===== flow/run.sh =====
#!/bin/bash
# the make line also repeats each setting of config.mk as NAME=value (left out here)
make -C /OpenROAD-flow-scripts/flow DESIGN_CONFIG=/design/flow/config.mk WORK_HOME=/design/flow/orfs CLKGATE_MAP_FILE= finish

===== flow/config.mk =====
export PLATFORM = sky130hd
export DESIGN_NAME = TNS_dec_33
export DESIGN_NICKNAME = TNS_dec_33
export VERILOG_FILES = /design/flow/design.v
export SDC_FILE = /design/flow/constraint.sdc
export NUM_CORES = 4
export LEC_CHECK = 0
export ABC_AREA = 1
export CAP_MARGIN = 20
export CELL_PAD_IN_SITES_DETAIL_PLACEMENT = 1
export CORE_MARGIN = 2
export CORE_UTILIZATION = 40
export HOLD_SLACK_MARGIN = 0.26
export SLEW_MARGIN = 20

===== flow/constraint.sdc =====
create_clock -name core_clock -period 12.0 [get_ports {clk}]
set_input_delay 2.4000 -clock core_clock [delete_from_list [all_inputs] [get_ports {clk}]]
set_output_delay 2.4000 -clock core_clock [all_outputs]
set_load 0.01 [all_outputs]

===== flow/design.v =====
`timescale 1ns / 1ps
module TNS_dec_33(
    input wire clk,
    input wire rst_n,
    input wire [32:0] codein,
    output reg [30 - 1 : 0] dataout
    );
    wire [30 - 1 : 0] dataout_wire;
    assign dataout_wire = (codein[32]*847425747) + (codein[31]*564950498) + (codein[30]*282475249) + 
                    (codein[29]*121060821) + (codein[28]*80707214) + (codein[27]*40353607) + 
                    (codein[26]*17294403) + (codein[25]*11529602) + (codein[24]*5764801) + 
                    (codein[23]*2470629) + (codein[22]*1647086) + (codein[21]*823543) + 
                    (codein[20]*352947) + (codein[19]*235298) + (codein[18]*117649) + (codein[17]*50421) + (codein[16]*33614) + 
                    (codein[15]*16807) + (codein[14]*7203) + (codein[13]*4802) + (codein[12]*2401) + (codein[11]*1029) +
                    (codein[10]*686) + (codein[9]*343) + (codein[8]*147) + (codein[7]*98) + (codein[6]*49) +
                    (codein[5]*21) + (codein[4]*14) + (codein[3]*7) + (codein[2]*3) + (codein[1]*2) +
                    (codein[0]*1);
    always @(posedge clk or negedge rst_n) begin
        if (~rst_n) begin
            dataout <= 0;
        end
        else begin
            dataout <= dataout_wire;
        end
    end
endmodule

==> results of run 1 <==
==> stage by stage <==
stage / setup slack, ns / hold slack (ns)
global placement: 3.08 / 2.82
floorplan: 4.28 / 2.10
detailed placement: 2.92 / 2.83
finish: 3.18 / 2.51
global route: 2.78 / 2.54
CTS: 3.17 / 2.53
==> layer usage <==
layer	vias up	routed length, µm	track usage [%]
met5	-	0	0
met4	0	413	3.74
met3	32	1270	2.67
met2	143	14400	40.1
met1	3741	11100	27.7
li1	3431	-	-
==> layout make-up <==
cell class / instances / area, µm² / area share [%]
flip-flops and latches: 30 / 751 / 6.59
clock buffers: 8 / 166 / 1.46
repair buffers: 65 / 648 / 5.69
inverters: 406 / 1520 / 13.4
multi-input cells: 701 / 7890 / 69.2
well taps: 330 / 413 / 3.63
==> impl_metrics.toml, run 1 <==
# generated from flow reports
[detailed_routing]
routed_wirelength_mm = 27.1
diodes = 0
drtIter0Drc = 298
avgViaCountPerCell = 4.77
remaining_drc_errors = 0
vias = 7347
final_antenna_net_count = 0
wl_per_cell_um = 17.6
firstDrtPassIters = 4

[die]
pin_count = 65
die_h_um = 163
coreArea_um2 = 25000
chipArea_um2 = 26700
fp.dieW_um = 163
row_count = 58
fp_util_pct = 40.6

[synth]
simple_gate_area_share_pct = 11.1
top_cells_by_area = "fa_1 (38%), ha_1 (26%), inv_1 (15%)"
ys_sh_mux_pct = 0
top_cell_area_share_pct = 38.0
syn_area_um2 = 10200
yosysMostFrequentCell = "inv_1"
yosysWarnings = 1
syn_avg_cell_area_um2 = 8.94
ys_sh_aoi_pct = 1.34
synth_xor_xnor_area_share_pct = 1.29
synth_cell_type_count = 22
syn_inst = 1137
synth_flops = 30
ys_chip_area_um2 = 10200
top_logic_kind = "adder cells"
top_area_cell = "fa_1"
synth_seq_share_pct = 7.39
ff_type = "dfrtp_1"
ys_cells = 1137
ys_async_sr_fraction_pct = 100
top_cells_by_count = "inv_1 (406), ha_1 (210), fa_1 (193)"
edf_count = 0
fp_nets = 1575
ys_sh_adder_pct = 63.9

[setup_path]
end_kind = "register"
crit_path_end = "dataout[17]$_DFF_PN0_"
cp_max_fo = 11
cp.arrival_ns = 9.05
crit_top_cell = "fa_1"
critPathBufInv = 5
crit_path_top_delay_cell = "clkdlybuf4s50_1"
cp_num_cells = 23
worst-endpoint-required_ns = 12.23
cp_slowest_stage_delay_ns = 0.77
critical_path.top_delay_family = "adder cells"
crit_chain = "clkdlybuf4s50_1, fa_1, fa_1, fa_1, fa_1, fa_1, fa_1, inv_1, fa_1, inv_1, fa_1, ha_1, inv_1, fa_1, inv_1, nand3_1, nand3_2, nand2_1, nand2_2, nand3_1, nand2_1, nand2_1, nand2_1"
crit_start = "codein[32]"
start_kind = "primary input"
critPathKind = "primary input to register"

[clock_network]
clkSinkCount = 30
numCtsBuffers = 5
postCtsSetupRepairBufs = 0
tritoncts = "done"
cts.path.max_buffers = 2
clockRootBuffer = "clkbuf_16"
htree_levels = 2
hold_buffers = 0
clk_pin_slew_worst_paths_ns = 0.06
postCtsResizedCells = 0

[global_routing]
grt_max_degree = 31
antenna_found_initial = 0
grt_pass1_wl_mm = 44.2
globalRouteTotalUtil_pct = 21.8
grt_overflow = 0
grt_pass1_vias = 8581

[sta]
rsz0062_at_grt = "false"
setup_viol = 0
finalCritPeriodShare_pct = 73.5
slew_viol_final = 0
relSlewSlack_pct = 54.2
finalCriticalPeriod_ns = 8.82
finalSetupTns_ns = 0
tightest_slew_ns = 0.685
max_freq_mhz = 113
hold_viol = 0

[job]
warning_count = 51
maxCapViolCount = 0

[place]
post-dp-hpwl_mm = 25.5
gp_congestion = 0.955
dpl_cell_area_um2 = 11200
post-place-cells = 1532
port_buffers = 64

[cells_and_area]
finalNetCount = 1647
fill_cells = 2975
area_delta_synth_final_pct = 12.1
fin_util_pct = 45.5
fin_cells = 1540
fin_area_um2 = 11400

[worst_hold_path]
timing.hold.worst.class = "primary input to asynchronous set/reset pin"

[run_status]
status = "no timing/DRC/antenna violations"
==> inputs of run 2 (changes only) <==
CELL_PAD_IN_SITES_DETAIL_PLACEMENT = not set   (was 1)
CORE_UTILIZATION = 65   (was 40)
HOLD_SLACK_MARGIN = not set   (was 0.26)
clock period = 7.39 ns   (was 12.0 ns; I/O delays follow)
==> impl_metrics.toml, run 2 <==
# generated from flow reports
[sta]
tightest_slew_ns = 0.392
slew_viol_final = 0
relSlewSlack_pct = 73.9
finalCriticalPeriod_ns = 7.20
hold_ws_ns = 1.58
rsz0062_at_grt = "true"
max_freq_mhz = 139
setup_viol = 0
hold_viol = 0
finalCritPeriodShare_pct = 97.4
setup_ws_ns = 0.194

[synth]
ff_type = "dfrtp_1"
ys_async_sr_fraction_pct = 100
yosysMostFrequentCell = "inv_1"
syn_area_um2 = 10200
syn_avg_cell_area_um2 = 8.94
ys_sh_aoi_pct = 1.34
top_cell_area_share_pct = 38.0
syn_inst = 1137
top_cells_by_count = "inv_1 (406), ha_1 (210), fa_1 (193)"
edf_count = 0
ys_sh_mux_pct = 0
synth_seq_share_pct = 7.39
synth_xor_xnor_area_share_pct = 1.29
top_area_cell = "fa_1"
yosysWarnings = 1
top_cells_by_area = "fa_1 (38%), ha_1 (26%), inv_1 (15%)"
top_logic_kind = "adder cells"
ys_chip_area_um2 = 10200
synth_flops = 30
simple_gate_area_share_pct = 11.1
fp_nets = 1575
ys_sh_adder_pct = 63.9
synth_cell_type_count = 22
ys_cells = 1137

[global_routing]
grt_pass1_wl_mm = 38.4
antenna_found_initial = 0
grt_overflow = 0
globalRouteTotalUtil_pct = 30.9
grt_pass1_vias = 7766
grt_max_degree = 31

[die]
pin_count = 65
coreArea_um2 = 15300
chipArea_um2 = 16600
fp.dieW_um = 129
row_count = 45
fp_util_pct = 66.6
die_h_um = 129

[setup_path]
critical_path.top_delay_family = "adder cells"
crit_top_cell = "inv_1"
critPathBufInv = 10
crit_path_top_delay_cell = "fa_1"
crit_start = "codein[19]"
worst-endpoint-required_ns = 7.56
cp_slowest_stage_delay_ns = 0.55
cp_max_fo = 4
end_kind = "register"
crit_path_end = "dataout[27]$_DFF_PN0_"
critPathKind = "primary input to register"
cp.arrival_ns = 7.37
cp_num_cells = 27
start_kind = "primary input"

[place]
post-dp-hpwl_mm = 21.9
dp_slack_ns = -0.331
gp_congestion = 0.998
port_buffers = 64
dpl_cell_area_um2 = 11700

[detailed_routing]
wl_per_cell_um = 15.8
remaining_drc_errors = 0
routed_wirelength_mm = 23.9
diodes = 0
final_antenna_net_count = 0
firstDrtPassIters = 5
drtIter0Drc = 390
vias = 7466
avgViaCountPerCell = 4.93

[clock_network]
clockRootBuffer = "clkbuf_16"
numCtsBuffers = 5
clkSinkCount = 30
tritoncts = "done"
cts.path.max_buffers = 2
htree_levels = 2
clk_pin_slew_worst_paths_ns = 0.05

[run_status]
status = "no timing/DRC/antenna violations"

[cells_and_area]
area_delta_synth_final_pct = 18.8
mi_logic_area_um2 = 8020
fin_util_pct = 79.1
finalNetCount = 1739
fin_area_um2 = 12100
flop_area_um2 = 751
fill_cells = 1086

[job]
maxCapViolCount = 0
warning_count = 54

[worst_hold_path]
timing.hold.worst.class = "primary input to asynchronous set/reset pin"
-- run 2: metrics by stage --
step	setup TNS (ns)	cells
after floorplan	0	1137
after global placement	-2.79	1502
after detailed placement	-4.18	1502
after CTS	0	1510
after global routing	-0.0172	1513
final	0	1513
-- run 2: final cells by class --
class | instances | area share (%)
Timing Repair Buffer | 157 | 11.2
Clock inverter | 2 | 0.104
Sequential cell | 30 | 6.22
Tap cell | 211 | 2.19
Inverter | 406 | 12.6
Clock buffer | 6 | 1.15
Multi-Input combinational cell | 701 | 66.5
-- run 2: layer usage --
| metal | part of all wire [%] | wire (µm) | track usage, % |
|---|---|---|---|
| met5 | 0 | 0 | 0 |
| met4 | 0.92 | 221 | 3.84 |
| met3 | 7.1 | 1690 | 6.07 |
| met2 | 48 | 11500 | 50.3 |
| met1 | 44 | 10500 | 44.9 |
-- run 2: timing repair --
action / CTS / global route
setup buffers: 0 / 3
pin swaps: 0 / 4
resized: 1 / 39
endpoints found under the setup margin: 4 / 21
hold buffers: 0 / 0
==> inputs of run 3 (changes only) <==
ABC_AREA = 0   (was 1)
CORE_UTILIZATION = 72   (was 65)
HOLD_SLACK_MARGIN = -0.09   (was not set)
TNS_END_PERCENT = 5   (was not set)
clock period = 6.58 ns   (was 7.39 ns; I/O delays follow)
==> impl_metrics.toml, run 3 <==
# implementation run metrics
[synth]
synth_flops = 30
synth_cell_type_count = 42
ys_cells = 914
yosysMostFrequentCell = "inv_1"
syn_area_um2 = 9510
fp_nets = 1352
ys_sh_adder_pct = 68.3
ys_async_sr_fraction_pct = 100
top_area_cell = "fa_1"
syn_avg_cell_area_um2 = 10.4
synth_xor_xnor_area_share_pct = 2.21
top_logic_kind = "adder cells"
top_cell_area_share_pct = 40.6
syn_inst = 914
ys_chip_area_um2 = 9510
synth_seq_share_pct = 7.90
simple_gate_area_share_pct = 3.11
ys_sh_mux_pct = 0
top_cells_by_area = "fa_1 (41%), ha_1 (28%), inv_1 (13%)"
ff_type = "dfrtp_1"
yosysWarnings = 1
top_cells_by_count = "inv_1 (326), ha_1 (210), fa_1 (193)"
edf_count = 0
ys_sh_aoi_pct = 5.63

[run_status]
stop_stage = "global routing (5_1_grt)"
status = "stopped before the end"
error_line = "[ERROR GRT-0232] Routing congestion too high. Check the congestion heatmap in the GUI."

[die]
die_h_um = 119
row_count = 41
fp.dieW_um = 119
chipArea_um2 = 14100
pin_count = 65
fp_util_pct = 74.4
coreArea_um2 = 12800

[clock_network]
clockRootBuffer = "clkbuf_16"
clkSinkCount = 30
numCtsBuffers = 5
htree_levels = 2
cts.path.max_buffers = 2

[global_routing]
grt_overflow = 121
globalRouteTotalUtil_pct = 74.4

[place]
post-place-cells = 1309
dpl_cell_area_um2 = 11600
post-dp-hpwl_mm = 24.9
gp_congestion = 0.972
port_buffers = 64
## run 3: through the flow
| stage | util (%) | TNS (ns) | setup slack (ns) |
|---|---|---|---|
| 3_3_place_gp | 91.0 | -22.88 | -1.25 |
| 3_5_place_dp | 91.0 | -29.95 | -1.65 |
| 4_1_cts | 94.2 | -12.96 | -0.888 |
| 2_1_floorplan | - | -4.05 | -0.421 |
## run 3: what timing repair did
item,CTS
resized,147
hold buffers,0
setup buffers,9
endpoints found under the setup margin,26
pin swaps,40
## run 3: layer usage
layer  overflow  global-route usage (%)
met1          0                    73.6
met2         76                    93.5
met3          0                    53.8
met4         45                    81.7
met5          0                    9.56
==> inputs of run 4 (changes only) <==
ABC_AREA = 1   (was 0)
CORE_UTILIZATION = 66   (was 72)
SETUP_SLACK_MARGIN = -0.39   (was not set)
TNS_END_PERCENT = not set   (was 5)
clock period = 5.24 ns   (was 6.58 ns; I/O delays follow)
==> impl_metrics.toml, run 4 <==
# generated from flow reports
[run_status]
status = "complete, but fails checks"
so_faults = "setup timing"

[synth]
synth_cell_type_count = 22
ys_sh_mux_pct = 0
edf_count = 0
syn_avg_cell_area_um2 = 8.94
ys_cells = 1137
top_cells_by_area = "fa_1 (38%), ha_1 (26%), inv_1 (15%)"
synth_seq_share_pct = 7.39
yosysMostFrequentCell = "inv_1"
synth_xor_xnor_area_share_pct = 1.29
ff_type = "dfrtp_1"
yosysWarnings = 1
top_cell_area_share_pct = 38.0
ys_chip_area_um2 = 10200
syn_area_um2 = 10200
fp_nets = 1575
syn_inst = 1137
synth_flops = 30
ys_sh_adder_pct = 63.9
simple_gate_area_share_pct = 11.1
ys_async_sr_fraction_pct = 100
top_area_cell = "fa_1"
ys_sh_aoi_pct = 1.34
top_logic_kind = "adder cells"
top_cells_by_count = "inv_1 (406), ha_1 (210), fa_1 (193)"

[cells_and_area]
fin_util_pct = 89.5
area_delta_synth_final_pct = 33.4
finalNetCount = 1826

[clock_network]
cts.path.max_buffers = 2
clkSinkCount = 30
numCtsBuffers = 5
clk_pin_slew_worst_paths_ns = 0.05
tritoncts = "done"
clockRootBuffer = "clkbuf_16"
hold_buffers = 0
htree_levels = 2

[global_routing]
grt_busiest_layer = "met2"
grt_util_met3_pct = 3.92
grt_pass1_vias = 8822
antenna_found_initial = 0
grt_overflow = 0
grt_pass1_wl_mm = 44.3
grtUsageMet1_pct = 48.7
grt_max_degree = 31
gr-usage-met2_pct = 62.4
globalRouteTotalUtil_pct = 35.7

[detailed_routing]
wl_per_cell_um = 20.5
routed_wirelength_mm = 32.3
drtIter0Drc = 596
remaining_drc_errors = 0
avgViaCountPerCell = 5.50
firstDrtPassIters = 7
diodes = 0
final_antenna_net_count = 0
vias = 8668

[die]
die_h_um = 128
fp.dieW_um = 128
coreArea_um2 = 15100
row_count = 45
pin_count = 65
fp_util_pct = 67.1
chipArea_um2 = 16400

[job]
warning_count = 56
maxCapViolCount = 0

[sta]
relSlewSlack_pct = 72.6
finalSetupTns_ns = -27.21
hold_viol = 0
tightest_slew_ns = 0.411
rsz0062_at_grt = "true"
setup_viol = 27
max_freq_mhz = 156
finalCriticalPeriod_ns = 6.40
finalCritPeriodShare_pct = 122
slew_viol_final = 0
setup_ws_ns = -1.16

[setup_path]
crit_path_end = "dataout[22]$_DFF_PN0_"
cp_num_cells = 27
cp_slowest_stage_delay_ns = 0.55
critical_path.top_delay_family = "adder cells"
crit_top_cell = "nand2_1"
end_kind = "register"
cp_max_fo = 4
critPathBufInv = 8
start_kind = "primary input"
crit_path_top_delay_cell = "fa_1"
critPathKind = "primary input to register"
crit_start = "codein[9]"
worst-endpoint-required_ns = 5.40
cp.arrival_ns = 6.56

[place]
post-dp-hpwl_mm = 22.9
gp_congestion = 0.932
port_buffers = 64
dp_slack_ns = -1.88

[worst_hold_path]
timing.hold.worst.class = "primary input to asynchronous set/reset pin"
## run 4: area by class of cell
cell class / instances / area [µm²]
multi-input cells: 701 / 8860
repair buffers: 244 / 2010
fillers: 665 / 1590
inverters: 406 / 1560
flip-flops and latches: 30 / 751
well taps: 188 / 235
clock buffers: 6 / 139
## run 4: metal layers
metal | routed length [µm] | up-vias
met2 | 16300 | 446
met3 | 2140 | 147
li1 | - | 3790
met5 | 0 | -
met1 | 12100 | 4285
met4 | 1700 | 0
## run 4: timing repair
item                                    CTS  global route
setup buffers                            20             7
endpoints found under the setup margin   27            26
pin swaps                               100            77
gates resized                           247           100
## run 4: through the flow
step	instance area (µm²)	instances	hold WS [ns]
3_3_place_gp	12500	1543	1.46
2_1_floorplan	10400	1137	0.752
6_report	13600	1575	1.16
5_1_grt	13600	1575	1.21
3_5_place_dp	12500	1543	1.47
4_1_cts	13200	1569	1.18
==> inputs of run 5 (changes only) <==
ABC_AREA = 0   (was 1)
CELL_PAD_IN_SITES_DETAIL_PLACEMENT = 0   (was not set)
CELL_PAD_IN_SITES_GLOBAL_PLACEMENT = 1   (was not set)
CORE_UTILIZATION = 52   (was 66)
CTS_CLUSTER_DIAMETER = 357   (was not set)
CTS_CLUSTER_SIZE = 14   (was not set)
GPL_ROUTABILITY_DRIVEN = 0   (was not set)
HOLD_SLACK_MARGIN = not set   (was -0.09)
MAX_ROUTING_LAYER = met4   (was not set)
PLACE_DENSITY_LB_ADDON = 0.12   (was not set)
SETUP_SLACK_MARGIN = not set   (was -0.39)
SLEW_MARGIN = 0   (was 20)
clock period = 6.41 ns   (was 5.24 ns; I/O delays follow)
==> impl_metrics.toml, run 5 <==
# generated from flow reports
[detailed_routing]
wl_per_cell_um = 15.8
final_antenna_net_count = 0
remaining_drc_errors = 0
avgViaCountPerCell = 4.85
routed_wirelength_mm = 22.3
firstDrtPassIters = 4
drtIter0Drc = 173
diodes = 0
vias = 6841

[global_routing]
grt_util_met3_pct = 3.20
grt_pass1_vias = 7627
grtUsageMet1_pct = 32.4
grt_busiest_layer = "met2"
grt_max_degree = 31
grt_overflow = 0
gr-usage-met2_pct = 43.3
grt_pass1_wl_mm = 36.6
antenna_found_initial = 0
globalRouteTotalUtil_pct = 25.0

[synth]
fp_nets = 1352
synth_flops = 30
top_cell_area_share_pct = 40.6
synth_cell_type_count = 42
yosysWarnings = 1
synth_seq_share_pct = 7.90
top_cells_by_area = "fa_1 (41%), ha_1 (28%), inv_1 (13%)"
syn_area_um2 = 9510
top_logic_kind = "adder cells"
yosysMostFrequentCell = "inv_1"
edf_count = 0
ys_async_sr_fraction_pct = 100
ys_cells = 914
ys_sh_aoi_pct = 5.63
syn_avg_cell_area_um2 = 10.4
top_cells_by_count = "inv_1 (326), ha_1 (210), fa_1 (193)"
ys_chip_area_um2 = 9510
ff_type = "dfrtp_1"
synth_xor_xnor_area_share_pct = 2.21
simple_gate_area_share_pct = 3.11
ys_sh_mux_pct = 0
top_area_cell = "fa_1"
syn_inst = 914
ys_sh_adder_pct = 68.3

[die]
coreArea_um2 = 18000
fp_util_pct = 52.9
chipArea_um2 = 19400
pin_count = 65
fp.dieW_um = 139
die_h_um = 139
row_count = 49

[setup_path]
crit_path_end = "dataout[29]$_DFF_PN0_"
cp_num_cells = 22
cp_slowest_stage_delay_ns = 0.59
crit_top_cell = "fa_2"
cp.arrival_ns = 7.26
cp_max_fo = 3
start_kind = "primary input"
crit_start = "codein[29]"
critPathBufInv = 5
worst-endpoint-required_ns = 6.58
critPathKind = "primary input to register"
end_kind = "register"
crit_path_top_delay_cell = "fa_2"
critical_path.top_delay_family = "adder cells"
crit_chain = "buf_8, fa_2, buf_6, fa_1, fa_2, fa_2, fa_2, fa_2, inv_2, fa_1, inv_2, fa_1, ha_2, inv_2, fa_2, nor2b_4, o2111ai_4, a21boi_4, nor4b_4, o31ai_4, a311oi_2, xnor2_1"

[sta]
relSlewSlack_pct = 71.2
setup_viol = 23
rsz0062_at_grt = "true"
finalCritPeriodShare_pct = 111
hold_viol = 0
setup_ws_ns = -0.689
hold_ws_ns = 1.39
tightest_slew_ns = 0.421
slew_viol_final = 0
finalSetupTns_ns = -9.56
finalCriticalPeriod_ns = 7.10
max_freq_mhz = 141

[clock_network]
hold_buffers = 0
clk_pin_slew_worst_paths_ns = 0.06
htree_levels = 2
tritoncts = "done"
cts.path.max_buffers = 2
clkSinkCount = 30
numCtsBuffers = 5
clockRootBuffer = "clkbuf_16"

[cells_and_area]
fill_cells = 1435
finalNetCount = 1619
area_delta_synth_final_pct = 31.8
fin_area_um2 = 12500

[run_status]
so_faults = "setup timing"
status = "complete, but fails checks"

[job]
warning_count = 54
maxCapViolCount = 0

[place]
post-dp-hpwl_mm = 20.0
dpl_cell_area_um2 = 11800
port_buffers = 64

[worst_hold_path]
timing.hold.worst.class = "primary input to asynchronous set/reset pin"
==> run 5: metrics by stage <==
| step | instances | util [%] | setup WS (ns) |
|---|---|---|---|
| 3_5_place_dp | 1371 | 65.7 | -1.46 |
| 3_3_place_gp | 1371 | 65.7 | -1.37 |
| 4_1_cts | 1401 | 68.6 | -0.653 |
| 6_report | 1411 | 69.7 | -0.689 |
| 2_1_floorplan | 914 | - | -0.545 |
| 5_1_grt | 1411 | 69.7 | -0.835 |
==> run 5: cell type report <==
class | instances | area (µm²) | area share, %
timing repair buffer | 260 | 2120 | 17.0
tap | 229 | 287 | 2.29
clock buffer | 7 | 143 | 1.14
inverter | 326 | 1230 | 9.86
clock inverter | 1 | 5.00 | 0.0399
multi-input combinational | 558 | 7980 | 63.7
sequential | 30 | 751 | 5.99
==> run 5: metal layers <==
| layer | vias up | part of all wire, % |
|---|---|---|
| li1 | 3279 | - |
| met1 | 3437 | 42 |
| met2 | 109 | 52 |
| met3 | 16 | 4.3 |
| met4 | 0 | 1.1 |
| met5 | - | 0 |
==> run 5: what timing repair did <==
item / CTS / global route
resized: 187 / 56
pin swaps: 53 / 56
buffers inserted: 22 / 12
setup endpoints to repair: 25 / 23
==> inputs of run 6 (changes only) <==
ABC_AREA = 1   (was 0)
CELL_PAD_IN_SITES_DETAIL_PLACEMENT = not set   (was 0)
CELL_PAD_IN_SITES_GLOBAL_PLACEMENT = not set   (was 1)
CORE_UTILIZATION = 40   (was 52)
CTS_CLUSTER_DIAMETER = not set   (was 357)
CTS_CLUSTER_SIZE = not set   (was 14)
GPL_ROUTABILITY_DRIVEN = not set   (was 0)
MAX_ROUTING_LAYER = not set   (was met4)
PLACE_DENSITY_LB_ADDON = not set   (was 0.12)
SETUP_SLACK_MARGIN = 1.84   (was not set)
SLEW_MARGIN = 20   (was 0)
clock period = 8.8 ns   (was 6.41 ns; I/O delays follow)
==> impl_metrics.toml, run 6 <==
# generated from flow reports
[run_status]
status = "no timing/DRC/antenna violations"

[die]
row_count = 58
die_h_um = 163
fp_util_pct = 40.6
coreArea_um2 = 25000
chipArea_um2 = 26700
pin_count = 65
fp.dieW_um = 163

[synth]
ff_type = "dfrtp_1"
synth_cell_type_count = 22
yosysMostFrequentCell = "inv_1"
ys_sh_aoi_pct = 1.34
synth_xor_xnor_area_share_pct = 1.29
top_logic_kind = "adder cells"
ys_cells = 1137
simple_gate_area_share_pct = 11.1
top_cells_by_area = "fa_1 (38%), ha_1 (26%), inv_1 (15%)"
edf_count = 0
top_area_cell = "fa_1"
synth_flops = 30
syn_avg_cell_area_um2 = 8.94
top_cell_area_share_pct = 38.0
top_cells_by_count = "inv_1 (406), ha_1 (210), fa_1 (193)"
ys_sh_mux_pct = 0
syn_inst = 1137
ys_sh_adder_pct = 63.9
yosysWarnings = 1
fp_nets = 1575
ys_chip_area_um2 = 10200
synth_seq_share_pct = 7.39
ys_async_sr_fraction_pct = 100
syn_area_um2 = 10200

[setup_path]
cp_slowest_stage_delay_ns = 0.56
crit_path_top_delay_cell = "fa_1"
start_kind = "primary input"
end_kind = "register"
crit_chain = "dlygate4sd2_1, fa_2, fa_1, fa_1, fa_2, fa_2, fa_1, inv_1, fa_1, inv_2, fa_1, ha_2, inv_2, fa_2, inv_2, nand3_2, nand3_4, buf_4, nand3_1, nand4_1, nand2_1"
cp_max_fo = 4
critical_path.top_delay_family = "adder cells"
critPathBufInv = 6
cp.arrival_ns = 7.11
critPathKind = "primary input to register"
cp_num_cells = 21
crit_start = "codein[6]"
crit_top_cell = "fa_1"
crit_path_end = "dataout[23]$_DFF_PN0_"
worst-endpoint-required_ns = 8.97

[cells_and_area]
fill_cells = 2359
area_delta_synth_final_pct = 20.6
finalNetCount = 1680

[sta]
max_freq_mhz = 144
finalCritPeriodShare_pct = 78.9
relSlewSlack_pct = 73.9
finalSetupTns_ns = 0
rsz0062_at_grt = "true"
setup_viol = 0
finalCriticalPeriod_ns = 6.94
hold_ws_ns = 1.86
tightest_slew_ns = 0.391
slew_viol_final = 0
hold_viol = 0

[clock_network]
clkSinkCount = 30
clk_pin_slew_worst_paths_ns = 0.06
numCtsBuffers = 5
clockRootBuffer = "clkbuf_16"
hold_buffers = 0
htree_levels = 2
tritoncts = "done"
cts.path.max_buffers = 2

[global_routing]
grt_max_degree = 31
grt_pass1_wl_mm = 38.3
grt_pass1_vias = 7504
antenna_found_initial = 0
globalRouteTotalUtil_pct = 18.9
grt_overflow = 0

[job]
warning_count = 53
maxCapViolCount = 0

[detailed_routing]
vias = 7207
avgViaCountPerCell = 4.58
drtIter0Drc = 298
wl_per_cell_um = 15.3
remaining_drc_errors = 0
routed_wirelength_mm = 24.1
final_antenna_net_count = 0
firstDrtPassIters = 4
diodes = 0

[worst_hold_path]
timing.hold.worst.class = "primary input to asynchronous set/reset pin"

[place]
port_buffers = 64
gp_congestion = 0.954
post-dp-hpwl_mm = 21.8
[run 6: layer usage]
| metal | vias up | GRT usage [%] | wire length, µm |
|---|---|---|---|
| li1 | 3495 | - | - |
| met1 | 3591 | 25.4 | 10700 |
| met2 | 100 | 32.7 | 12200 |
| met3 | 21 | 2.51 | 790 |
| met4 | 0 | 3.46 | 402 |
| met5 | - | 0 | 0 |
[run 6: cell type report]
class / instances / area, µm² / share of cell area, %
well taps: 330 / 413 / 3.37
clock buffers: 5 / 125 / 1.02
flip-flops and latches: 30 / 751 / 6.13
clock inverters: 3 / 45.0 / 0.368
inverters: 406 / 1550 / 12.6
multi-input cells: 701 / 8530 / 69.6
repair buffers: 98 / 848 / 6.92
[run 6: repair_timing]
action | 4_1_cts | 5_1_grt
pin swaps | 35 | 61
endpoints found under the hold margin | 0 | 0
cloned | 0 | 0
gates resized | 197 | 129
setup buffers | 16 | 12
setup endpoints to repair | 26 | 23
[run 6: per-stage QoR]
stage	setup WS, ns	std cells	util [%]	cell area (µm²)
after floorplan	1.86	1137	-	10200
after global placement	0.723	1537	45.1	11300
after detailed placement	0.754	1537	45.1	11300
after CTS	1.79	1561	46.8	11700
after global routing	1.67	1573	48.9	12300
final	1.86	1573	48.9	12300
==> inputs of run 7 (changes only) <==
CAP_MARGIN = 40   (was 20)
CELL_PAD_IN_SITES_GLOBAL_PLACEMENT = 0   (was not set)
CORE_UTILIZATION = 17   (was 40)
PLACE_DENSITY_LB_ADDON = 0.09   (was not set)
SETUP_SLACK_MARGIN = 1.82   (was 1.84)
TNS_END_PERCENT = 70   (was not set)
clock period = 15.3 ns   (was 8.8 ns; I/O delays follow)
==> impl_metrics.toml, run 7 <==
# generated from flow reports
[cells_and_area]
flop_area_um2 = 751
area_delta_synth_final_pct = 17.6
fin_util_pct = 20.2
fill_cells = 6618
finalNetCount = 1650
mi_logic_area_um2 = 7890
fin_area_um2 = 11900

[sta]
slew_viol_final = 0
finalSetupTns_ns = 0
hold_viol = 0
relSlewSlack_pct = 56.1
finalCriticalPeriod_ns = 9.54
setup_viol = 0
rsz0062_at_grt = "false"
finalCritPeriodShare_pct = 62.4
tightest_slew_ns = 0.656
hold_ws_ns = 3.18
setup_ws_ns = 5.76
max_freq_mhz = 105

[detailed_routing]
diodes = 0
routed_wirelength_mm = 31.8
final_antenna_net_count = 0
firstDrtPassIters = 4
wl_per_cell_um = 16.0
vias = 7009
remaining_drc_errors = 0
avgViaCountPerCell = 3.53
drtIter0Drc = 234

[global_routing]
grt_max_degree = 31
gr-usage-met2_pct = 19.6
grt_pass1_vias = 7955
grt_pass1_wl_mm = 49.3
antenna_found_initial = 0
globalRouteTotalUtil_pct = 10.6
grt_busiest_layer = "met2"
grt_util_met3_pct = 1.16
grtUsageMet1_pct = 14.0
grt_overflow = 0

[clock_network]
hold_buffers = 0
clockRootBuffer = "clkbuf_16"
tritoncts = "done"
cts.path.max_buffers = 2
postCtsSetupRepairBufs = 0
clk_pin_slew_worst_paths_ns = 0.06
clkSinkCount = 30
htree_levels = 2
numCtsBuffers = 5
postCtsResizedCells = 0

[synth]
edf_count = 0
top_cell_area_share_pct = 38.0
synth_cell_type_count = 22
syn_avg_cell_area_um2 = 8.94
top_logic_kind = "adder cells"
ys_chip_area_um2 = 10200
top_cells_by_area = "fa_1 (38%), ha_1 (26%), inv_1 (15%)"
ys_sh_mux_pct = 0
fp_nets = 1575
ys_cells = 1137
top_cells_by_count = "inv_1 (406), ha_1 (210), fa_1 (193)"
ys_async_sr_fraction_pct = 100
yosysWarnings = 1
synth_flops = 30
ys_sh_adder_pct = 63.9
yosysMostFrequentCell = "inv_1"
ys_sh_aoi_pct = 1.34
syn_area_um2 = 10200
top_area_cell = "fa_1"
simple_gate_area_share_pct = 11.1
ff_type = "dfrtp_1"
syn_inst = 1137
synth_seq_share_pct = 7.39
synth_xor_xnor_area_share_pct = 1.29

[place]
post-dp-hpwl_mm = 30.2
dpl_cell_area_um2 = 11800
dp_slack_ns = 5.44
gp_congestion = 0.813
port_buffers = 64

[setup_path]
crit_path_end = "dataout[25]$_DFF_PN0_"
worst-endpoint-required_ns = 15.47
end_kind = "register"
crit_top_cell = "inv_1"
start_kind = "primary input"
cp_num_cells = 27
crit_start = "codein[22]"
crit_path_top_delay_cell = "clkdlybuf4s50_1"
critPathBufInv = 10
cp_max_fo = 9
critPathKind = "primary input to register"
cp.arrival_ns = 9.71
critical_path.top_delay_family = "adder cells"
cp_slowest_stage_delay_ns = 0.89

[job]
maxCapViolCount = 0
warning_count = 51

[die]
fp_util_pct = 17.2
fp.dieW_um = 248
chipArea_um2 = 61700
coreArea_um2 = 59000
die_h_um = 248
pin_count = 65
row_count = 89

[worst_hold_path]
timing.hold.worst.class = "primary input to asynchronous set/reset pin"

[run_status]
status = "no timing/DRC/antenna violations"
[run 7: final cells by class]
type | instances | share of cell area (%)
inverter | 406 | 12.8
timing repair buffer | 68 | 5.61
clock inverter | 1 | 0.0419
multi-input combinational | 701 | 66.0
sequential | 30 | 6.28
clock buffer | 7 | 1.19
tap | 773 | 8.10
[run 7: metrics by stage]
stage / instances
after detailed placement: 1978
final: 1986
after CTS: 1986
after global routing: 1986
after floorplan: 1137
after global placement: 1978
[run 7: per-layer routing]
metal,vias up,wire [µm],part of all wire [%]
li1,3439,-,-
met1,3502,14100,44
met2,64,16900,53
met3,4,713,2.2
met4,0,47,0.15
met5,-,0,0
==> inputs of run 8 (changes only) <==
CAP_MARGIN = 0   (was 40)
CELL_PAD_IN_SITES_DETAIL_PLACEMENT = 1   (was not set)
CELL_PAD_IN_SITES_GLOBAL_PLACEMENT = not set   (was 0)
CORE_ASPECT_RATIO = 0.92   (was not set)
CORE_MARGIN = 9   (was 2)
CORE_UTILIZATION = 40   (was 17)
GPL_ROUTABILITY_DRIVEN = 0   (was not set)
GPL_TIMING_DRIVEN = 1   (was not set)
HOLD_SLACK_MARGIN = 0.26   (was not set)
MAX_ROUTING_LAYER = met5   (was not set)
MIN_ROUTING_LAYER = met2   (was not set)
PLACE_DENSITY_LB_ADDON = not set   (was 0.09)
SETUP_SLACK_MARGIN = 1.54   (was 1.82)
SLEW_MARGIN = 30   (was 20)
TNS_END_PERCENT = 50   (was 70)
clock period = 11.8 ns   (was 15.3 ns; I/O delays follow)
==> impl_metrics.toml, run 8 <==
# generated from flow reports
[run_status]
status = "no timing/DRC/antenna violations"

[die]
coreArea_um2 = 24800
fp_util_pct = 41.0
die_h_um = 171
row_count = 55
fp.dieW_um = 184
pin_count = 65
chipArea_um2 = 31500

[sta]
max_freq_mhz = 113
hold_viol = 0
slew_viol_final = 0
tightest_slew_ns = 0.733
finalSetupTns_ns = 0
setup_ws_ns = 2.97
relSlewSlack_pct = 51.0
finalCriticalPeriod_ns = 8.83
finalCritPeriodShare_pct = 74.9
setup_viol = 0
rsz0062_at_grt = "false"

[detailed_routing]
firstDrtPassIters = 10
avgViaCountPerCell = 6.70
vias = 10214
remaining_drc_errors = 0
final_antenna_net_count = 0
wl_per_cell_um = 19.2
routed_wirelength_mm = 29.2
drtIter0Drc = 1633

[synth]
yosysMostFrequentCell = "inv_1"
ys_sh_aoi_pct = 1.34
synth_xor_xnor_area_share_pct = 1.29
top_cells_by_area = "fa_1 (38%), ha_1 (26%), inv_1 (15%)"
edf_count = 0
top_cell_area_share_pct = 38.0
synth_flops = 30
simple_gate_area_share_pct = 11.1
synth_seq_share_pct = 7.39
ys_chip_area_um2 = 10200
top_cells_by_count = "inv_1 (406), ha_1 (210), fa_1 (193)"
syn_inst = 1137
synth_cell_type_count = 22
ff_type = "dfrtp_1"
ys_sh_adder_pct = 63.9
syn_avg_cell_area_um2 = 8.94
syn_area_um2 = 10200
top_area_cell = "fa_1"
fp_nets = 1575
ys_async_sr_fraction_pct = 100
ys_cells = 1137
yosysWarnings = 1
ys_sh_mux_pct = 0
top_logic_kind = "adder cells"

[clock_network]
hold_buffers = 0
postCtsResizedCells = 0
clkSinkCount = 30
tritoncts = "done"
numCtsBuffers = 5
htree_levels = 2
postCtsSetupRepairBufs = 0
clk_pin_slew_worst_paths_ns = 0.06
clockRootBuffer = "clkbuf_16"
cts.path.max_buffers = 2

[worst_hold_path]
timing.hold.worst.class = "primary input to asynchronous set/reset pin"

[setup_path]
start_kind = "primary input"
cp.arrival_ns = 9.01
crit_top_cell = "inv_1"
critical_path.top_delay_family = "adder cells"
crit_path_end = "dataout[17]$_DFF_PN0_"
end_kind = "register"
cp_slowest_stage_delay_ns = 0.82
critPathKind = "primary input to register"
crit_path_top_delay_cell = "clkdlybuf4s50_1"
critPathBufInv = 10
worst-endpoint-required_ns = 11.98
crit_start = "codein[22]"
cp_num_cells = 27
cp_max_fo = 9

[global_routing]
globalRouteTotalUtil_pct = 29.2
grt_pass1_vias = 12618
antenna_found_initial = 0
grt_overflow = 0
grt_pass1_wl_mm = 46.3
grt_max_degree = 31

[cells_and_area]
fill_cells = 2926
finalNetCount = 1647
area_delta_synth_final_pct = 11.7

[place]
dp_slack_ns = 2.74
port_buffers = 64
post-dp-hpwl_mm = 25.9

[job]
warning_count = 51
maxCapViolCount = 0
run 8: through the flow:
step / area (µm²) / hold slack [ns] / cells / utilization (%)
floorplan: 10200 / 2.06 / 1137 / -
global placement: 11200 / 2.79 / 1515 / 45.2
detailed placement: 11200 / 2.80 / 1515 / 45.2
CTS: 11300 / 2.49 / 1523 / 45.8
global route: 11300 / 2.53 / 1523 / 45.8
finish: 11400 / 2.47 / 1524 / 45.8
run 8: layout make-up:
class / count / area [µm²] / area share [%]
Sequential cell: 30 / 751 / 6.61
Clock buffer: 7 / 143 / 1.26
Antenna cell: 1 / 2.50 / 0.0220
Clock inverter: 1 / 5.00 / 0.0441
Multi-Input combinational cell: 701 / 7890 / 69.5
Tap cell: 313 / 392 / 3.45
Timing Repair Buffer: 65 / 648 / 5.71
Inverter: 406 / 1520 / 13.4
run 8: per-layer routing:
layer,vias up,part of all wire [%],GRT usage (%)
met5,-,0.84,9.97
met4,10,7.1,3.73
met3,322,38,39.0
met2,2615,54,35.1
met1,3857,0,-
li1,3410,-,-
==> inputs of run 9 (changes only) <==
CAP_MARGIN = 10   (was 0)
CORE_ASPECT_RATIO = not set   (was 0.92)
CORE_MARGIN = 2   (was 9)
CORE_UTILIZATION = 35   (was 40)
CTS_CLUSTER_DIAMETER = 132   (was not set)
CTS_CLUSTER_SIZE = 89   (was not set)
GPL_ROUTABILITY_DRIVEN = not set   (was 0)
GPL_TIMING_DRIVEN = not set   (was 1)
HOLD_SLACK_MARGIN = not set   (was 0.26)
MIN_ROUTING_LAYER = not set   (was met2)
PLACE_DENSITY_LB_ADDON = 0.28   (was not set)
SETUP_SLACK_MARGIN = 1.61   (was 1.54)
SLEW_MARGIN = 20   (was 30)
TNS_END_PERCENT = 85   (was 50)
clock period = 6.48 ns   (was 11.8 ns; I/O delays follow)
==> impl_metrics.toml, run 9 <==
# generated from flow reports
[place]
post-dp-hpwl_mm = 27.7
port_buffers = 64
gp_congestion = 0.888

[synth]
top_area_cell = "fa_1"
top_cells_by_count = "inv_1 (406), ha_1 (210), fa_1 (193)"
ys_sh_mux_pct = 0
ys_cells = 1137
synth_cell_type_count = 22
ff_type = "dfrtp_1"
ys_sh_adder_pct = 63.9
synth_flops = 30
syn_avg_cell_area_um2 = 8.94
ys_sh_aoi_pct = 1.34
yosysMostFrequentCell = "inv_1"
synth_xor_xnor_area_share_pct = 1.29
fp_nets = 1575
syn_inst = 1137
synth_seq_share_pct = 7.39
simple_gate_area_share_pct = 11.1
top_cell_area_share_pct = 38.0
ys_chip_area_um2 = 10200
ys_async_sr_fraction_pct = 100
syn_area_um2 = 10200
top_logic_kind = "adder cells"
yosysWarnings = 1
edf_count = 0
top_cells_by_area = "fa_1 (38%), ha_1 (26%), inv_1 (15%)"

[detailed_routing]
remaining_drc_errors = 0
vias = 8338
drtIter0Drc = 388
routed_wirelength_mm = 35.6
wl_per_cell_um = 20.1
avgViaCountPerCell = 4.72
firstDrtPassIters = 4
final_antenna_net_count = 0
diodes = 0

[setup_path]
crit_top_cell = "fa_1"
crit_start = "codein[27]"
critPathKind = "primary input to register"
crit_path_end = "dataout[27]$_DFF_PN0_"
cp.arrival_ns = 6.89
critical_path.top_delay_family = "adder cells"
cp_num_cells = 20
worst-endpoint-required_ns = 6.66
cp_max_fo = 4
critPathBufInv = 4
crit_chain = "buf_4, fa_2, buf_4, fa_1, inv_1, fa_1, fa_1, fa_1, fa_1, inv_1, fa_1, ha_1, ha_2, nand2_2, nor2_4, nand2_1, nor2_1, nand2_4, nand4_1, nand2_1"
end_kind = "register"
start_kind = "primary input"
crit_path_top_delay_cell = "fa_1"
cp_slowest_stage_delay_ns = 0.56

[cells_and_area]
area_delta_synth_final_pct = 35.6
fin_util_pct = 48.1
finalNetCount = 1820
mi_logic_area_um2 = 8890
flop_area_um2 = 751
fill_cells = 3215

[run_status]
status = "complete, but fails checks"
so_faults = "setup timing"

[sta]
max_freq_mhz = 149
relSlewSlack_pct = 72.4
hold_viol = 0
finalCriticalPeriod_ns = 6.71
tightest_slew_ns = 0.414
hold_ws_ns = 1.41
slew_viol_final = 0
finalCritPeriodShare_pct = 104
setup_ws_ns = -0.228
setup_viol = 22
rsz0062_at_grt = "true"

[global_routing]
gr-usage-met2_pct = 41.1
globalRouteTotalUtil_pct = 21.3
grt_max_degree = 31
grt_pass1_vias = 9745
grt_overflow = 0
antenna_found_initial = 0
grt_busiest_layer = "met2"
grtUsageMet1_pct = 24.8
grt_pass1_wl_mm = 50.1
grt_util_met3_pct = 2.34

[worst_hold_path]
timing.hold.worst.class = "primary input to asynchronous set/reset pin"

[die]
chipArea_um2 = 30400
fp.dieW_um = 174
coreArea_um2 = 28600
row_count = 62
fp_util_pct = 35.5
die_h_um = 174
pin_count = 65

[clock_network]
cts.path.max_buffers = 2
htree_levels = 2
tritoncts = "done"
clockRootBuffer = "clkbuf_16"
clkSinkCount = 30
numCtsBuffers = 5
clk_pin_slew_worst_paths_ns = 0.06

[job]
warning_count = 54
maxCapViolCount = 0
## run 9: final cells by class
type | count | area share (%)
inverter | 406 | 11.2
tap | 384 | 3.49
multi-input combinational | 701 | 64.5
clock inverter | 3 | 0.327
clock buffer | 5 | 0.908
sequential | 30 | 5.45
timing repair buffer | 238 | 14.1
## run 9: per-stage QoR
step	cell area, µm²	cells	setup TNS (ns)	setup WS (ns)
floorplan	10400	1137	0	0.111
global placement	12600	1732	-16.47	-0.806
detailed placement	12600	1732	-19.04	-0.940
CTS	13200	1753	-1.87	-0.151
global route	13800	1767	-6.60	-0.379
finish	13800	1767	-3.14	-0.228
## run 9: repair_timing
action	4_1_cts	5_1_grt
gates cloned	0	0
pin swaps	61	78
buffers inserted	13	14
endpoints found under the setup margin	29	28
gates resized	172	135
hold buffers	0	0
## run 9: routing by layer
metal / vias up / wire length [µm] / part of all wire [%]
met5: - / 0 / 0
li1: 3775 / - / -
met2: 192 / 19800 / 56
met3: 78 / 1190 / 3.3
met4: 0 / 1180 / 3.3
met1: 4293 / 13400 / 38
==> inputs of run 10 (changes only) <==
CAP_MARGIN = 20   (was 10)
CELL_PAD_IN_SITES_DETAIL_PLACEMENT = not set   (was 1)
CORE_UTILIZATION = 66   (was 35)
CTS_CLUSTER_DIAMETER = not set   (was 132)
CTS_CLUSTER_SIZE = 97   (was 89)
MAX_ROUTING_LAYER = not set   (was met5)
PLACE_DENSITY = 0.37   (was not set)
PLACE_DENSITY_LB_ADDON = not set   (was 0.28)
SETUP_SLACK_MARGIN = not set   (was 1.61)
TNS_END_PERCENT = 5   (was 85)
clock period = 5.89 ns   (was 6.48 ns; I/O delays follow)
==> impl_metrics.toml, run 10 <==
# generated from flow reports
[detailed_routing]
vias = 8152
wl_per_cell_um = 17.7
remaining_drc_errors = 0
diodes = 0
drtIter0Drc = 466
routed_wirelength_mm = 27.6
firstDrtPassIters = 5
final_antenna_net_count = 0
avgViaCountPerCell = 5.23

[setup_path]
critical_path.top_delay_family = "adder cells"
end_kind = "register"
cp_num_cells = 23
crit_chain = "clkdlybuf4s15_1, fa_2, buf_4, ha_1, inv_1, fa_1, fa_1, inv_1, fa_1, inv_1, fa_1, inv_1, fa_1, fa_2, ha_4, nand2_1, nand2_1, nand2_1, nand2_2, inv_2, nand2_8, buf_6, xor2_1"
crit_top_cell = "fa_1"
cp.arrival_ns = 6.73
worst-endpoint-required_ns = 6.06
cp_slowest_stage_delay_ns = 0.61
start_kind = "primary input"
critPathKind = "primary input to register"
crit_start = "codein[30]"
crit_path_end = "dataout[11]$_DFF_PN0_"
crit_path_top_delay_cell = "fa_2"
critPathBufInv = 8
cp_max_fo = 4

[synth]
ys_sh_mux_pct = 0
synth_xor_xnor_area_share_pct = 1.29
simple_gate_area_share_pct = 11.1
yosysWarnings = 1
ys_async_sr_fraction_pct = 100
ys_cells = 1137
syn_inst = 1137
top_cells_by_area = "fa_1 (38%), ha_1 (26%), inv_1 (15%)"
top_logic_kind = "adder cells"
ff_type = "dfrtp_1"
ys_sh_aoi_pct = 1.34
top_cell_area_share_pct = 38.0
top_area_cell = "fa_1"
top_cells_by_count = "inv_1 (406), ha_1 (210), fa_1 (193)"
edf_count = 0
syn_avg_cell_area_um2 = 8.94
ys_sh_adder_pct = 63.9
syn_area_um2 = 10200
fp_nets = 1575
synth_flops = 30
yosysMostFrequentCell = "inv_1"
synth_seq_share_pct = 7.39
synth_cell_type_count = 22
ys_chip_area_um2 = 10200

[die]
chipArea_um2 = 16400
row_count = 45
pin_count = 65
fp.dieW_um = 128
coreArea_um2 = 15100
die_h_um = 128
fp_util_pct = 67.1

[sta]
finalSetupTns_ns = -14.45
rsz0062_at_grt = "true"
finalCriticalPeriod_ns = 6.56
finalCritPeriodShare_pct = 111
max_freq_mhz = 152
setup_ws_ns = -0.674
relSlewSlack_pct = 73.3
tightest_slew_ns = 0.401
slew_viol_final = 0
setup_viol = 26
hold_viol = 0

[cells_and_area]
fin_area_um2 = 13200
finalNetCount = 1807
area_delta_synth_final_pct = 29.6
fin_cells = 1558

[run_status]
so_faults = "setup timing"
status = "complete, but fails checks"

[clock_network]
htree_levels = 2
clockRootBuffer = "clkbuf_16"
clk_pin_slew_worst_paths_ns = 0.06
tritoncts = "done"
numCtsBuffers = 5
clkSinkCount = 30
cts.path.max_buffers = 2

[global_routing]
grt_pass1_wl_mm = 40.9
antenna_found_initial = 0
grt_max_degree = 31
globalRouteTotalUtil_pct = 33.1
grt_pass1_vias = 8299
grt_overflow = 0

[place]
gp_congestion = 0.957
dpl_cell_area_um2 = 12200
post-dp-hpwl_mm = 22.7
port_buffers = 64
dp_slack_ns = -1.27
post-place-cells = 1535

[worst_hold_path]
timing.hold.worst.class = "primary input to asynchronous set/reset pin"

[job]
warning_count = 56
maxCapViolCount = 0
-- run 10: final cells by class --
type,instances,area (µm²)
Fill cell,786,1980
Sequential cell,30,751
Clock buffer,5,125
Clock inverter,3,21.3
Timing Repair Buffer,225,1840
Tap cell,188,235
Inverter,406,1530
Multi-Input combinational cell,701,8660
-- run 10: repair_timing --
item | CTS | global route
gates resized | 141 | 109
pin swaps | 28 | 50
hold buffers | 0 | 0
buffers inserted | 2 | 13
setup endpoints to repair | 26 | 26
-- run 10: stage by stage --
step	hold slack, ns	util (%)
3_5_place_dp	1.61	80.8
5_1_grt	1.35	86.9
2_1_floorplan	0.882	-
4_1_cts	1.31	84.2
6_report	1.29	86.9
3_3_place_gp	1.59	80.8
-- run 10: metal layers --
metal	up-vias	global-route usage, %	routed length (µm)
li1	3752	-	-
met5	-	0	0
met4	0	6.08	611
met3	57	5.18	1750
met2	305	55.6	13800
met1	4038	46.4	11400
==> inputs of run 11 (changes only) <==
ABC_AREA = 0   (was 1)
CORE_UTILIZATION = 72   (was 66)
CTS_CLUSTER_SIZE = not set   (was 97)
HOLD_SLACK_MARGIN = -0.08   (was not set)
PLACE_DENSITY = not set   (was 0.37)
TNS_END_PERCENT = not set   (was 5)
clock period = 7.0 ns   (was 5.89 ns; I/O delays follow)
==> impl_metrics.toml, run 11 <==
# implementation run metrics
[clock_network]
htree_levels = 2
hold_buffers = 0
clkSinkCount = 30
numCtsBuffers = 5
cts.path.max_buffers = 2
clockRootBuffer = "clkbuf_16"

[synth]
top_cells_by_area = "fa_1 (41%), ha_1 (28%), inv_1 (13%)"
synth_cell_type_count = 42
synth_seq_share_pct = 7.90
syn_inst = 914
yosysWarnings = 1
syn_avg_cell_area_um2 = 10.4
ys_sh_mux_pct = 0
synth_xor_xnor_area_share_pct = 2.21
top_cells_by_count = "inv_1 (326), ha_1 (210), fa_1 (193)"
simple_gate_area_share_pct = 3.11
ys_chip_area_um2 = 9510
ys_cells = 914
top_area_cell = "fa_1"
fp_nets = 1352
ff_type = "dfrtp_1"
yosysMostFrequentCell = "inv_1"
edf_count = 0
syn_area_um2 = 9510
top_cell_area_share_pct = 40.6
ys_async_sr_fraction_pct = 100
ys_sh_adder_pct = 68.3
synth_flops = 30
top_logic_kind = "adder cells"
ys_sh_aoi_pct = 5.63

[die]
pin_count = 65
chipArea_um2 = 14100
fp.dieW_um = 119
coreArea_um2 = 12800
fp_util_pct = 74.4
row_count = 41
die_h_um = 119

[place]
port_buffers = 64
post-dp-hpwl_mm = 25.3
gp_congestion = 0.971
post-place-cells = 1303
dp_slack_ns = -1.23

[global_routing]
globalRouteTotalUtil_pct = 76.1
grt_overflow = 175

[run_status]
error_line = "[ERROR GRT-0116] Global routing finished with congestion. Check the congestion regions in the DRC Viewer."
status = "stopped before the end"
stop_stage = "global routing (5_1_grt)"
-- run 11: repair_timing --
item | CTS
hold endpoints to repair | 0
pin swaps | 73
cloned | 0
resized | 218
setup endpoints to repair | 23
setup buffers | 37
-- run 11: layer usage --
layer | overflow | track usage, %
met2 | 101 | 95.4
met4 | 74 | 88.5
met5 | 0 | 13.6
met1 | 0 | 71.3
met3 | 0 | 57.6
-- run 11: through the flow --
stage | TNS [ns] | area (µm²)
after floorplan | -0.149 | 9580
after global placement | -14.02 | 11600
after detailed placement | -21.45 | 11600
after CTS | -3.93 | 12400
==> inputs of run 12 (changes only) <==
ABC_AREA = 1   (was 0)
CORE_MARGIN = 5   (was 2)
CORE_UTILIZATION = 16   (was 72)
CTS_CLUSTER_SIZE = 69   (was not set)
HOLD_SLACK_MARGIN = not set   (was -0.08)
SETUP_SLACK_MARGIN = 3.5   (was not set)
SLEW_MARGIN = 40   (was 20)
clock period = 12.2 ns   (was 7.0 ns; I/O delays follow)
==> impl_metrics.toml, run 12 <==
# generated from flow reports
[setup_path]
crit_top_cell = "fa_1"
worst-endpoint-required_ns = 12.37
crit_start = "codein[9]"
critical_path.top_delay_family = "adder cells"
crit_path_end = "dataout[25]$_DFF_PN0_"
cp_max_fo = 5
cp.arrival_ns = 8.60
start_kind = "primary input"
critPathBufInv = 5
end_kind = "register"
cp_slowest_stage_delay_ns = 0.57
critPathKind = "primary input to register"
crit_path_top_delay_cell = "clkdlybuf4s50_1"
crit_chain = "clkdlybuf4s50_1, fa_1, fa_1, fa_1, fa_1, fa_1, fa_1, inv_1, fa_1, inv_1, fa_1, ha_2, inv_1, fa_1, inv_1, nand3_1, nand3_2, nand2_1, nand2_2, nand2_1, nand4_1, nand2_1"
cp_num_cells = 22

[synth]
simple_gate_area_share_pct = 11.1
ys_sh_mux_pct = 0
syn_area_um2 = 10200
yosysMostFrequentCell = "inv_1"
synth_cell_type_count = 22
yosysWarnings = 1
ys_cells = 1137
top_area_cell = "fa_1"
synth_xor_xnor_area_share_pct = 1.29
top_cells_by_area = "fa_1 (38%), ha_1 (26%), inv_1 (15%)"
ff_type = "dfrtp_1"
ys_chip_area_um2 = 10200
edf_count = 0
top_cell_area_share_pct = 38.0
fp_nets = 1575
top_logic_kind = "adder cells"
synth_flops = 30
syn_avg_cell_area_um2 = 8.94
ys_sh_aoi_pct = 1.34
ys_async_sr_fraction_pct = 100
synth_seq_share_pct = 7.39
ys_sh_adder_pct = 63.9
top_cells_by_count = "inv_1 (406), ha_1 (210), fa_1 (193)"
syn_inst = 1137

[clock_network]
numCtsBuffers = 5
clkSinkCount = 30
htree_levels = 2
clockRootBuffer = "clkbuf_16"
clk_pin_slew_worst_paths_ns = 0.06
hold_buffers = 0
cts.path.max_buffers = 2
tritoncts = "done"

[sta]
hold_viol = 0
setup_viol = 0
slew_viol_final = 0
rsz0062_at_grt = "false"
finalCriticalPeriod_ns = 8.43
finalSetupTns_ns = 0
hold_ws_ns = 2.58
finalCritPeriodShare_pct = 69.1
tightest_slew_ns = 0.813
max_freq_mhz = 119
relSlewSlack_pct = 45.8

[global_routing]
grt_overflow = 0
grt_pass1_wl_mm = 42.3
grt_max_degree = 31
globalRouteTotalUtil_pct = 8.14
grt_pass1_vias = 7368
antenna_found_initial = 5

[place]
gp_congestion = 0.897
dpl_cell_area_um2 = 11900
port_buffers = 64
post-dp-hpwl_mm = 25.5

[detailed_routing]
avgViaCountPerCell = 3.34
drtIter0Drc = 289
remaining_drc_errors = 0
routed_wirelength_mm = 27.1
final_antenna_net_count = 0
firstDrtPassIters = 5
vias = 6892
wl_per_cell_um = 13.2

[die]
fp.dieW_um = 262
coreArea_um2 = 63000
die_h_um = 262
pin_count = 65
chipArea_um2 = 68600
fp_util_pct = 16.1
row_count = 92

[cells_and_area]
area_delta_synth_final_pct = 19.0
fin_area_um2 = 12100
fill_cells = 6998
finalNetCount = 1649

[job]
maxCapViolCount = 0
warning_count = 51

[run_status]
status = "no timing/DRC/antenna violations"

[worst_hold_path]
timing.hold.worst.class = "primary input to asynchronous set/reset pin"
## run 12: repair_timing
action,in CTS,in global routing
buffers inserted,1,0
hold endpoints to repair,0,0
gates resized,6,22
setup endpoints to repair,11,11
pin swaps,1,0
## run 12: layout make-up
type	instances	area (µm²)	area share, %
Antenna cell	3	7.51	0.0621
Clock buffer	5	125	1.04
Clock inverter	3	40.0	0.331
Inverter	406	1520	12.6
Multi-Input combinational cell	701	7890	65.3
Sequential cell	30	751	6.21
Tap cell	846	1060	8.76
Timing Repair Buffer	67	688	5.69
## run 12: layer usage
layer / wire (µm) / part of all wire [%] / global-route usage, % / up-vias
met3: 921 / 3.4 / 1.06 / 17
li1: - / - / - / 3438
met4: 285 / 1.1 / 1.21 / 2
met2: 14700 / 54 / 15.5 / 73
met5: 13 / 0.048 / 0 / -
met1: 11200 / 41 / 9.98 / 3362
## run 12: metrics by stage
stage          util, %  setup slack [ns]  instances
6_report          19.2              3.77       2061
5_1_grt           19.2              3.51       2059
4_1_cts           19.1              3.50       2058
3_5_place_dp      18.9              2.97       2049
3_3_place_gp      18.9              3.01       2049
2_1_floorplan        -              4.44       1137
==> inputs of run 13 (changes only) <==
ABC_AREA = 0   (was 1)
CORE_MARGIN = 2   (was 5)
CORE_UTILIZATION = 68   (was 16)
CTS_CLUSTER_SIZE = not set   (was 69)
HOLD_SLACK_MARGIN = -0.08   (was not set)
SETUP_SLACK_MARGIN = not set   (was 3.5)
SLEW_MARGIN = 20   (was 40)
TNS_END_PERCENT = 80   (was not set)
clock period = 6.89 ns   (was 12.2 ns; I/O delays follow)
==> impl_metrics.toml, run 13 <==
# generated from flow reports
[setup_path]
critical_path.top_delay_family = "adder cells"
cp_slowest_stage_delay_ns = 0.52
crit_path_top_delay_cell = "fa_1"
critPathKind = "primary input to register"
cp_max_fo = 3
cp_num_cells = 26
start_kind = "primary input"
cp.arrival_ns = 7.99
crit_start = "codein[16]"
end_kind = "register"
worst-endpoint-required_ns = 7.07
crit_path_end = "dataout[27]$_DFF_PN0_"
critPathBufInv = 9

[sta]
setup_ws_ns = -0.921
hold_viol = 0
finalCritPeriodShare_pct = 113
tightest_slew_ns = 0.582
setup_viol = 23
max_freq_mhz = 128
slew_viol_final = 0
rsz0062_at_grt = "true"
relSlewSlack_pct = 60.8
finalCriticalPeriod_ns = 7.81

[synth]
ys_async_sr_fraction_pct = 100
top_cells_by_count = "inv_1 (326), ha_1 (210), fa_1 (193)"
ys_cells = 914
ys_sh_aoi_pct = 5.63
fp_nets = 1352
syn_avg_cell_area_um2 = 10.4
simple_gate_area_share_pct = 3.11
synth_cell_type_count = 42
ff_type = "dfrtp_1"
top_logic_kind = "adder cells"
top_area_cell = "fa_1"
ys_chip_area_um2 = 9510
yosysMostFrequentCell = "inv_1"
synth_seq_share_pct = 7.90
yosysWarnings = 1
top_cells_by_area = "fa_1 (41%), ha_1 (28%), inv_1 (13%)"
ys_sh_mux_pct = 0
syn_inst = 914
synth_xor_xnor_area_share_pct = 2.21
ys_sh_adder_pct = 68.3
edf_count = 0
synth_flops = 30
top_cell_area_share_pct = 40.6
syn_area_um2 = 9510

[global_routing]
grt_pass1_wl_mm = 46.7
grt_max_degree = 31
grt_pass1_vias = 8988
antenna_found_initial = 0
grt_overflow = 0
globalRouteTotalUtil_pct = 43.1

[detailed_routing]
vias = 8224
remaining_drc_errors = 0
avgViaCountPerCell = 6.08
drtIter0Drc = 924
diodes = 0
final_antenna_net_count = 0
routed_wirelength_mm = 34.8
firstDrtPassIters = 6
wl_per_cell_um = 25.7

[clock_network]
tritoncts = "done"
hold_buffers = 0
clkSinkCount = 30
clockRootBuffer = "clkbuf_16"
htree_levels = 2
numCtsBuffers = 5
cts.path.max_buffers = 2
clk_pin_slew_worst_paths_ns = 0.05

[place]
gp_congestion = 0.973
port_buffers = 64
post-dp-hpwl_mm = 22.7

[cells_and_area]
area_delta_synth_final_pct = 29.8
finalNetCount = 1610
fill_cells = 545
fin_util_pct = 89.6

[job]
warning_count = 57
maxCapViolCount = 0

[worst_hold_path]
timing.hold.worst.class = "primary input to asynchronous set/reset pin"

[run_status]
status = "complete, but fails checks"
so_faults = "setup timing"

[die]
fp_util_pct = 69.0
chipArea_um2 = 14900
coreArea_um2 = 13800
pin_count = 65
fp.dieW_um = 122
row_count = 43
die_h_um = 122
-- run 13: layout make-up --
class	instances	area (µm²)	share of cell area [%]
Sequential cell	30	751	6.08
Timing Repair Buffer	251	2040	16.5
Multi-Input combinational cell	558	7950	64.4
Inverter	326	1230	9.98
Clock inverter	1	5.00	0.0405
Tap cell	180	225	1.82
Clock buffer	7	143	1.16
-- run 13: metrics by stage --
stage	hold slack, ns	worst slack, ns	instances	area [µm²]	TNS [ns]
floorplan	1.08	-0.168	914	9590	-0.380
global placement	1.78	-1.09	1312	11600	-17.37
detailed placement	1.79	-1.27	1312	11600	-22.09
CTS	1.50	-0.389	1343	12200	-4.28
global route	1.55	-1.03	1353	12300	-17.56
finish	1.50	-0.921	1353	12300	-13.82
-- run 13: what timing repair did --
item / CTS / global route
endpoints found under the hold margin: 0 / 0
endpoints found under the setup margin: 24 / 23
gates cloned: 0 / 0
setup buffers: 23 / 10
gates resized: 186 / 40
pin swaps: 53 / 45
-- run 13: metal layers --
layer	track usage [%]	vias up	part of all wire, %
met5	2.43	-	0.16
met4	27.2	2	9.4
met3	15.1	276	12
met2	68.8	681	46
met1	49.5	4006	33
li1	-	3259	-
